==> flow/design.v <==
module input_buffer #(parameter DATA_WIDTH = 8, parameter SIZE = 64)(
    input logic clk,
    input logic rst,
    input logic write_en,
    input logic [DATA_WIDTH-1:0] data_in,
    output logic [DATA_WIDTH-1:0] data_out,
    input logic [$clog2(SIZE)-1:0] read_addr,
    input logic [$clog2(SIZE)-1:0] write_addr
);
    logic [DATA_WIDTH-1:0] buffer [0:SIZE-1];
    always_ff @(posedge clk or posedge rst) begin
        if (rst)
            for (int i = 0; i < SIZE; i++) buffer[i] <= 0;
        else if (write_en)
            buffer[write_addr] <= data_in;
    end
    assign data_out = buffer[read_addr];
endmodule
module weight_buffer #(parameter DATA_WIDTH = 8, parameter SIZE = 9)(
    input logic clk,
    input logic rst,
    input logic write_en,
    input logic [DATA_WIDTH-1:0] data_in,
    input logic [$clog2(SIZE)-1:0] write_addr,
    output logic [SIZE*DATA_WIDTH-1:0] weights
);
    logic [DATA_WIDTH-1:0] buffer [0:SIZE-1];
    always_ff @(posedge clk or posedge rst) begin
        if (rst)
            for (int i = 0; i < SIZE; i++) buffer[i] <= 0;
        else if (write_en)
            buffer[write_addr] <= data_in;
    end
    for (genvar g = 0; g < SIZE; g++) begin : g_out
        assign weights[g*DATA_WIDTH +: DATA_WIDTH] = buffer[g];
    end
endmodule
module conv2d_core #(parameter DATA_WIDTH = 8)(
    input logic clk,
    input logic rst,
    input logic [9*DATA_WIDTH-1:0] input_window,
    input logic [9*DATA_WIDTH-1:0] weights,
    output logic signed [2*DATA_WIDTH-1:0] conv_out
);
    logic signed [2*DATA_WIDTH-1:0] acc, acc_next;
    always_comb begin
        acc_next = 0;
        for (int i = 0; i < 9; i++) begin
            acc_next += $signed(input_window[i*DATA_WIDTH +: DATA_WIDTH]) * $signed(weights[i*DATA_WIDTH +: DATA_WIDTH]);
        end
    end
    always_ff @(posedge clk or posedge rst) begin
        if (rst)
            acc <= 0;
        else
            acc <= acc_next;
    end
    assign conv_out = acc;
endmodule
module relu #(parameter DATA_WIDTH = 16)(
    input logic signed [DATA_WIDTH-1:0] in,
    output logic signed [DATA_WIDTH-1:0] out
);
    assign out = (in > 0) ? in : 0;
endmodule
module max_pool #(parameter DATA_WIDTH = 8)(
    input logic [DATA_WIDTH-1:0] in0, in1, in2, in3,
    output logic [DATA_WIDTH-1:0] out
);
    assign out = (in0 > in1) ? (in0 > in2 ? (in0 > in3 ? in0 : in3) : (in2 > in3 ? in2 : in3)) :
                              (in1 > in2 ? (in1 > in3 ? in1 : in3) : (in2 > in3 ? in2 : in3));
endmodule
module cnn_accel (
    input  logic        clk,
    input  logic        rst,
    input  logic        wr_en,
    input  logic        wr_sel,      
    input  logic [5:0]  wr_addr,
    input  logic [7:0]  wr_data,
    input  logic        start,
    output logic        ready,
    output logic        out_valid,
    output logic [15:0] out_data
);
    typedef enum logic [1:0] {S_IDLE, S_READ, S_CONV, S_POOL} state_t;
    state_t state;
    logic [3:0] k;           
    logic [1:0] s;           
    logic [1:0] py, px;      
    logic [7:0]  pix;
    logic [5:0]  rd_addr;
    logic [71:0] weights;
    logic [7:0]  win [0:8];
    logic [71:0] win_flat;
    logic signed [15:0] conv_out, relu_out;
    logic [15:0] pool_r [0:3];
    logic [15:0] pool_out;
    logic        out_valid_r;
    assign ready = (state == S_IDLE);
    input_buffer #(.DATA_WIDTH(8), .SIZE(64)) u_ibuf (
        .clk(clk), .rst(rst),
        .write_en(wr_en & ~wr_sel & ready),
        .data_in(wr_data),
        .data_out(pix),
        .read_addr(rd_addr),
        .write_addr(wr_addr)
    );
    weight_buffer #(.DATA_WIDTH(8), .SIZE(9)) u_wbuf (
        .clk(clk), .rst(rst),
        .write_en(wr_en & wr_sel & ready),
        .data_in(wr_data),
        .write_addr(wr_addr[3:0]),
        .weights(weights)
    );
    conv2d_core #(.DATA_WIDTH(8)) u_conv (
        .clk(clk), .rst(rst),
        .input_window(win_flat),
        .weights(weights),
        .conv_out(conv_out)
    );
    for (genvar g = 0; g < 9; g++) begin : g_win
        assign win_flat[g*8 +: 8] = win[g];
    end
    relu #(.DATA_WIDTH(16)) u_relu (.in(conv_out), .out(relu_out));
    max_pool #(.DATA_WIDTH(16)) u_pool (
        .in0(pool_r[0]), .in1(pool_r[1]), .in2(pool_r[2]), .in3(pool_r[3]),
        .out(pool_out)
    );
    logic [1:0] ky, kx;
    always_comb begin
        case (k)
            4'd0: begin ky = 2'd0; kx = 2'd0; end
            4'd1: begin ky = 2'd0; kx = 2'd1; end
            4'd2: begin ky = 2'd0; kx = 2'd2; end
            4'd3: begin ky = 2'd1; kx = 2'd0; end
            4'd4: begin ky = 2'd1; kx = 2'd1; end
            4'd5: begin ky = 2'd1; kx = 2'd2; end
            4'd6: begin ky = 2'd2; kx = 2'd0; end
            4'd7: begin ky = 2'd2; kx = 2'd1; end
            default: begin ky = 2'd2; kx = 2'd2; end
        endcase
    end
    logic [2:0] row, col;
    assign row = {py, 1'b0} + {2'b00, s[1]} + {1'b0, ky};
    assign col = {px, 1'b0} + {2'b00, s[0]} + {1'b0, kx};
    assign rd_addr = {row, col};
    always_ff @(posedge clk or posedge rst) begin
        if (rst) begin
            state       <= S_IDLE;
            k           <= 4'd0;
            s           <= 2'd0;
            py          <= 2'd0;
            px          <= 2'd0;
            out_valid_r <= 1'b0;
            for (int i = 0; i < 9; i++) win[i] <= 8'd0;
            for (int i = 0; i < 4; i++) pool_r[i] <= 16'd0;
        end else begin
            out_valid_r <= 1'b0;
            case (state)
                S_IDLE: begin
                    if (start) begin
                        state <= S_READ;
                        k  <= 4'd0;
                        s  <= 2'd0;
                        py <= 2'd0;
                        px <= 2'd0;
                    end
                end
                S_READ: begin
                    win[k] <= pix;
                    if (k == 4'd8) state <= S_CONV;
                    else k <= k + 4'd1;
                end
                S_CONV: begin
                    state <= S_POOL;
                end
                S_POOL: begin
                    pool_r[s] <= relu_out;
                    k <= 4'd0;
                    if (s == 2'd3) begin
                        out_valid_r <= 1'b1;
                        s <= 2'd0;
                        if (px == 2'd2) begin
                            px <= 2'd0;
                            if (py == 2'd2) begin
                                py <= 2'd0;
                                state <= S_IDLE;
                            end else begin
                                py <= py + 2'd1;
                                state <= S_READ;
                            end
                        end else begin
                            px <= px + 2'd1;
                            state <= S_READ;
                        end
                    end else begin
                        s <= s + 2'd1;
                        state <= S_READ;
                    end
                end
                default: state <= S_IDLE;
            endcase
        end
    end
    assign out_valid = out_valid_r;
    assign out_data  = pool_out;
endmodule
make LEC_CHECK=0 CAP_MARGIN=25 CELL_PAD_IN_SITES_GLOBAL_PLACEMENT=3 CORE_MARGIN=7 CORE_UTILIZATION=39 GPL_ROUTABILITY_DRIVEN=0 GPL_TIMING_DRIVEN=1 MAX_ROUTING_LAYER=met4 MIN_ROUTING_LAYER=met1 PLACE_DENSITY_LB_ADDON=0.28 SLEW_MARGIN=15 TNS_END_PERCENT=65 finish   # period 6.95 ns
run.sh (not shown) runs the stock make flow with config.mk's settings and CLKGATE_MAP_FILE=.
The starting point reached the layout checks and failed them: negative setup slack.
Then changed:
Settings changed: CAP_MARGIN 25 to 5, CELL_PAD_IN_SITES_GLOBAL_PLACEMENT 3 to unset, CORE_MARGIN 7 to 2, CORE_UTILIZATION 39 to 40, GPL_TIMING_DRIVEN 1 to unset, MAX_ROUTING_LAYER met4 to unset, MIN_ROUTING_LAYER met1 to unset, PLACE_DENSITY_LB_ADDON 0.28 to unset, SLEW_MARGIN 15 to 20, TNS_END_PERCENT 65 to unset.
Clock period 6.95 ns to 10.0 ns, I/O delays scaled along.
Outcome:
- With this change the flow went through all stages and came out clean
- power falls by 39%
- routed wire length falls by 12%
- non-clock buffer count falls by 418
- global-route usage falls by 1.6 points
- setup slack improves by 2.6 ns
- register-to-register slack improves by 2.6 ns
- utilization falls by 1.8 points
- sequential cell count is unchanged
- worst hold slack is about the same
- area after synthesis is unchanged
Then changed:
Settings changed: CAP_MARGIN 5 to 20, CORE_UTILIZATION 40 to 8, GPL_ROUTABILITY_DRIVEN 0 to unset.
Clock period 10.0 ns to 12.1 ns, I/O delays scaled along.
What happened: Total power shrinks by 15%. Flip-flop count stays the same. Core utilization drops by 34 points. First-iteration DRC count goes up by 21%. Wire length came out higher by 9.6%. Non-clock buffer count goes down by 7. Area after synthesis does not change. Worst setup slack gets better by 2.2 ns. Maximum frequency went up by 1.7%. Die size climbs to 4.9 times its value.
Then changed:
Settings changed: CORE_UTILIZATION 8 to 57.
Clock period 12.1 ns to 5.2 ns, I/O delays scaled along.
Result:
- Now the flow finished but fails on negative setup slack
- power is higher to 2.7 times its value
- critical path depth is unchanged
- wire length is lower by 3.0%
Power is estimated from default activity; no workload was simulated.
